==> inputs of run a <==
// mul
module mul(
    input         mul_clk,
    input         resetn,
    input         mul_signed,
    input  [31:0] x,
    input  [31:0] y,
    input         de_to_ex_valid,
    input         ex_allowin,
    output [63:0] result
);
    wire [16:0] booth_c;                              
    wire [63:0] booth_part_prod [16:0];               
    wire [16:0] part_prod [63:0];                     
    wire [63:0] x_mul = {{32{x[31]&mul_signed}}, x}; 
    wire [33:0] y_mul = {{ 2{y[31]&mul_signed}}, y};
    genvar j;
    generate
    for(j = 0; j < 17; j = j + 1) begin : booth
        if(j == 0) begin
          booth_2b booth_0(
                            .Y({y_mul[1:0], 1'b0}), 
                            .X(x_mul             ),
                            .P(booth_part_prod[0]), 
                            .C(booth_c[0]        )
                          );
        end else begin
          booth_2b booth(
                            .Y(y_mul[2*j+1:2*j-1]), 
                            .X(x_mul<<(2*j)      ), 
                            .P(booth_part_prod[j]), 
                            .C(booth_c[j]        )
                        );
        end
    end
    endgenerate
    genvar k;
    generate
    for(k = 0; k < 64; k = k + 1)
        begin: switch
            assign part_prod[k] = {
                                        booth_part_prod[16][k],
                                        booth_part_prod[15][k], 
                                        booth_part_prod[14][k], 
                                        booth_part_prod[13][k], 
                                        booth_part_prod[12][k], 
                                        booth_part_prod[11][k], 
                                        booth_part_prod[10][k], 
                                        booth_part_prod[ 9][k], 
                                        booth_part_prod[ 8][k], 
                                        booth_part_prod[ 7][k], 
                                        booth_part_prod[ 6][k], 
                                        booth_part_prod[ 5][k], 
                                        booth_part_prod[ 4][k], 
                                        booth_part_prod[ 3][k], 
                                        booth_part_prod[ 2][k], 
  ...
==> flow/config.mk <==
export PLATFORM = sky130hd
export DESIGN_NAME = mul
export DESIGN_NICKNAME = mul
export VERILOG_FILES = /design/flow/design.v
export SDC_FILE = /design/flow/constraint.sdc
export NUM_CORES = 4
export LEC_CHECK = 0
export CAP_MARGIN = 5
export CORE_MARGIN = 6
export CORE_UTILIZATION = 71
export CTS_CLUSTER_SIZE = 37
export GPL_ROUTABILITY_DRIVEN = 1
export MIN_ROUTING_LAYER = met1
export PLACE_DENSITY_LB_ADDON = 0.03
export SETUP_SLACK_MARGIN = 1.65
export SLEW_MARGIN = 5
export TNS_END_PERCENT = 70
==> flow/constraint.sdc <==
create_clock -name core_clock -period 7.25 [get_ports {mul_clk}]
set_input_delay 1.4500 -clock core_clock [delete_from_list [all_inputs] [get_ports {mul_clk}]]
set_output_delay 1.4500 -clock core_clock [all_outputs]
set_load 0.01 [all_outputs]
run.sh (not shown) runs the stock make flow with config.mk's settings and CLKGATE_MAP_FILE=.
==> inputs of run b, as changes to run a <==
Settings changed: CAP_MARGIN 5 to 20, CORE_MARGIN 6 to 2, CORE_UTILIZATION 71 to 66, CTS_CLUSTER_SIZE 37 to not set, GPL_ROUTABILITY_DRIVEN 1 to not set, MIN_ROUTING_LAYER met1 to not set, PLACE_DENSITY_LB_ADDON 0.03 to not set, SETUP_SLACK_MARGIN 1.65 to not set, SLEW_MARGIN 5 to 20, TNS_END_PERCENT 70 to not set.
==> flow/constraint.sdc (replaced) <==
create_clock -name core_clock -period 11.7 [get_ports {mul_clk}]
set_input_delay 2.3400 -clock core_clock [delete_from_list [all_inputs] [get_ports {mul_clk}]]
set_output_delay 2.3400 -clock core_clock [all_outputs]
set_load 0.01 [all_outputs]
==> inputs of run c, as changes to run a <==
Settings changed: ABC_AREA set to 1, CAP_MARGIN 5 to 30, CELL_PAD_IN_SITES_DETAIL_PLACEMENT set to 1, CELL_PAD_IN_SITES_GLOBAL_PLACEMENT set to 3, CORE_ASPECT_RATIO set to 1.27, CORE_UTILIZATION 71 to 66, CTS_CLUSTER_SIZE 37 to 59, GPL_TIMING_DRIVEN set to 0, HOLD_SLACK_MARGIN set to 0.25, MAX_ROUTING_LAYER set to met4, MIN_ROUTING_LAYER met1 to met2, PLACE_DENSITY_LB_ADDON 0.03 to 0.04, SETUP_SLACK_MARGIN 1.65 to 1.23, TNS_END_PERCENT 70 to 5.
==> results <==
Run b completed with no timing, DRC or antenna violations. Run c never finished: it broke off in global placement without I/O (3_1_place_gp_skip_io), error FLW-0024. Run a ran to the end with violations: negative setup slack.
Of run b and run a, run a has the higher global-route usage (gap 0.58 points).
Flip-flop count is the same in run b and run a.
Against run a, the sequential share of layout area of run b is higher by 1.7 points.
Cell area: run b is lower than run a (5.5%).

==> try-umber: inputs <==
Starting RTL as in the previous note.
Design mul, start of the top module:
module mul(
    input         mul_clk,
    input         resetn,
    input         mul_signed,
    input  [31:0] x,
    input  [31:0] y,
    input         de_to_ex_valid,
    input         ex_allowin,
    output [63:0] result
);
Settings: LEC_CHECK=0, CAP_MARGIN=20, CORE_ASPECT_RATIO=1.71, CORE_MARGIN=2, CORE_UTILIZATION=72, CTS_CLUSTER_DIAMETER=45, CTS_CLUSTER_SIZE=72, PLACE_DENSITY_LB_ADDON=0.01, SETUP_SLACK_MARGIN=2.02, SLEW_MARGIN=20; clock period 7.68 ns.
==> inputs of try-amber, as changes to try-umber <==
- CAP_MARGIN: 20 -> 0
- CORE_ASPECT_RATIO: 1.71 -> not set
- CORE_MARGIN: 2 -> 7
- CORE_UTILIZATION: 72 -> 40
- CTS_CLUSTER_DIAMETER: 45 -> 202
- CTS_CLUSTER_SIZE: 72 -> not set
- GPL_ROUTABILITY_DRIVEN: not set -> 0
- GPL_TIMING_DRIVEN: not set -> 0
- PLACE_DENSITY_LB_ADDON: 0.01 -> 0.05
- SETUP_SLACK_MARGIN: 2.02 -> not set
==> flow/constraint.sdc (replaced) <==
create_clock -name core_clock -period 15.7 [get_ports {mul_clk}]
set_input_delay 3.1400 -clock core_clock [delete_from_list [all_inputs] [get_ports {mul_clk}]]
set_output_delay 3.1400 -clock core_clock [all_outputs]
set_load 0.01 [all_outputs]
==> inputs of try-nickel, as changes to try-umber <==
- ABC_AREA: not set -> 1
- CAP_MARGIN: 20 -> 40
- CELL_PAD_IN_SITES_DETAIL_PLACEMENT: not set -> 1
- CELL_PAD_IN_SITES_GLOBAL_PLACEMENT: not set -> 3
- CORE_ASPECT_RATIO: 1.71 -> 1.27
- CORE_MARGIN: 2 -> 6
- CORE_UTILIZATION: 72 -> 66
- CTS_CLUSTER_DIAMETER: 45 -> 64
- CTS_CLUSTER_SIZE: 72 -> 93
- GPL_ROUTABILITY_DRIVEN: not set -> 1
- GPL_TIMING_DRIVEN: not set -> 0
- HOLD_SLACK_MARGIN: not set -> 0.25
- MAX_ROUTING_LAYER: not set -> met5
- MIN_ROUTING_LAYER: not set -> met2
- PLACE_DENSITY_LB_ADDON: 0.01 -> 0.04
- SETUP_SLACK_MARGIN: 2.02 -> 1.23
- SLEW_MARGIN: 20 -> 5
- TNS_END_PERCENT: not set -> 65
==> flow/constraint.sdc (replaced) <==
create_clock -name core_clock -period 7.25 [get_ports {mul_clk}]
set_input_delay 1.4500 -clock core_clock [delete_from_list [all_inputs] [get_ports {mul_clk}]]
set_output_delay 1.4500 -clock core_clock [all_outputs]
set_load 0.01 [all_outputs]
==> results <==
- try-umber completed, yet does not pass: negative setup slack. try-amber passed the timing, design-rule and antenna checks. try-nickel never finished: it broke off in global placement without I/O on FLW-0024.
- Clock-buffer cell count: try-amber is higher than try-umber (43).
- In sequential cell count, try-umber and try-amber do not differ.
- Sequential share of layout area: try-amber is higher than try-umber (0.78 points).

==> job 1533: inputs <==
mul again, from the RTL that the note above started with.
Settings: LEC_CHECK=0, ABC_AREA=1, CAP_MARGIN=30, CELL_PAD_IN_SITES_DETAIL_PLACEMENT=1, CELL_PAD_IN_SITES_GLOBAL_PLACEMENT=3, CORE_ASPECT_RATIO=1.27, CORE_MARGIN=2, CORE_UTILIZATION=16, CTS_CLUSTER_SIZE=59, GPL_ROUTABILITY_DRIVEN=1, GPL_TIMING_DRIVEN=0, HOLD_SLACK_MARGIN=0.25, MIN_ROUTING_LAYER=met2, PLACE_DENSITY_LB_ADDON=0.04, SETUP_SLACK_MARGIN=1.65, SLEW_MARGIN=5, TNS_END_PERCENT=70; clock period 7.25 ns.
==> inputs of job 8921, as changes to job 1533 <==
==> flow/config.mk (replaced) <==
export PLATFORM = sky130hd
export DESIGN_NAME = mul
export DESIGN_NICKNAME = mul
export VERILOG_FILES = /design/flow/design.v
export SDC_FILE = /design/flow/constraint.sdc
export NUM_CORES = 4
export LEC_CHECK = 0
export CAP_MARGIN = 20
export CORE_ASPECT_RATIO = 0.72
export CORE_MARGIN = 2
export CORE_UTILIZATION = 72
export CTS_CLUSTER_DIAMETER = 45
export CTS_CLUSTER_SIZE = 72
export PLACE_DENSITY_LB_ADDON = 0.01
export SETUP_SLACK_MARGIN = 2.02
export SLEW_MARGIN = 20
==> flow/constraint.sdc (replaced) <==
create_clock -name core_clock -period 7.68 [get_ports {mul_clk}]
set_input_delay 1.5360 -clock core_clock [delete_from_list [all_inputs] [get_ports {mul_clk}]]
set_output_delay 1.5360 -clock core_clock [all_outputs]
set_load 0.01 [all_outputs]
==> inputs of job 6727, as changes to job 1533 <==
==> flow/config.mk (replaced) <==
export PLATFORM = sky130hd
export DESIGN_NAME = mul
export DESIGN_NICKNAME = mul
export VERILOG_FILES = /design/flow/design.v
export SDC_FILE = /design/flow/constraint.sdc
export NUM_CORES = 4
export LEC_CHECK = 0
export CAP_MARGIN = 20
export CORE_MARGIN = 2
export CORE_UTILIZATION = 65
export MAX_ROUTING_LAYER = met4
export SLEW_MARGIN = 20
==> flow/constraint.sdc (replaced) <==
create_clock -name core_clock -period 9.74 [get_ports {mul_clk}]
set_input_delay 1.9480 -clock core_clock [delete_from_list [all_inputs] [get_ports {mul_clk}]]
set_output_delay 1.9480 -clock core_clock [all_outputs]
set_load 0.01 [all_outputs]
==> qor summary <==
metric                                                                         job 1533        job 6727                  job 8921
Clock-pin transition on the worst setup and hold timing paths                     70 ps           60 ps                     70 ps
Number of clock-tree buffers in the layout                                          105              79                        82
Post-synth cell types                                                                44              78                        78
Wire length on met3                                                           191000 um        25600 um                  39900 um
Non-clock inverter instance count of the final layout                               969             723                       723
Compound-Gate Fraction of Synth Area                                              17.5%           14.9%                     14.9%
Number of detailed-route iterations in the first pass                                12               6                        10
Inserted Diodes                                                                     266               4                        12
Non-Filler Instances                                                              11.0k            6097                      6332
M1 wire length                                                                     0 um        66500 um                  65500 um
Status                                                         finished with violations  finished clean  finished with violations
Violated checks                                                            setup timing               -              setup timing
Die Size                                                                    344000 um^2      87400 um^2                79000 um^2
Cell total in the yosys stat output                                                5530            4958                      4958
Count of buffers from port buffering                                                124             131                       131
Clock buffers and inverters, area share                                           3.76%           3.56%                     4.16%
Dpl cell area                                                                64100 um^2      57700 um^2                60800 um^2
Worst hold slack across all endpoints                                           1160 ps         1870 ps                   1350 ps
Average wire per cell in the routed design                                      41.5 um         28.6 um                   31.1 um
Area of all placed cells without fillers                                     74100 um^2      60700 um^2                64700 um^2
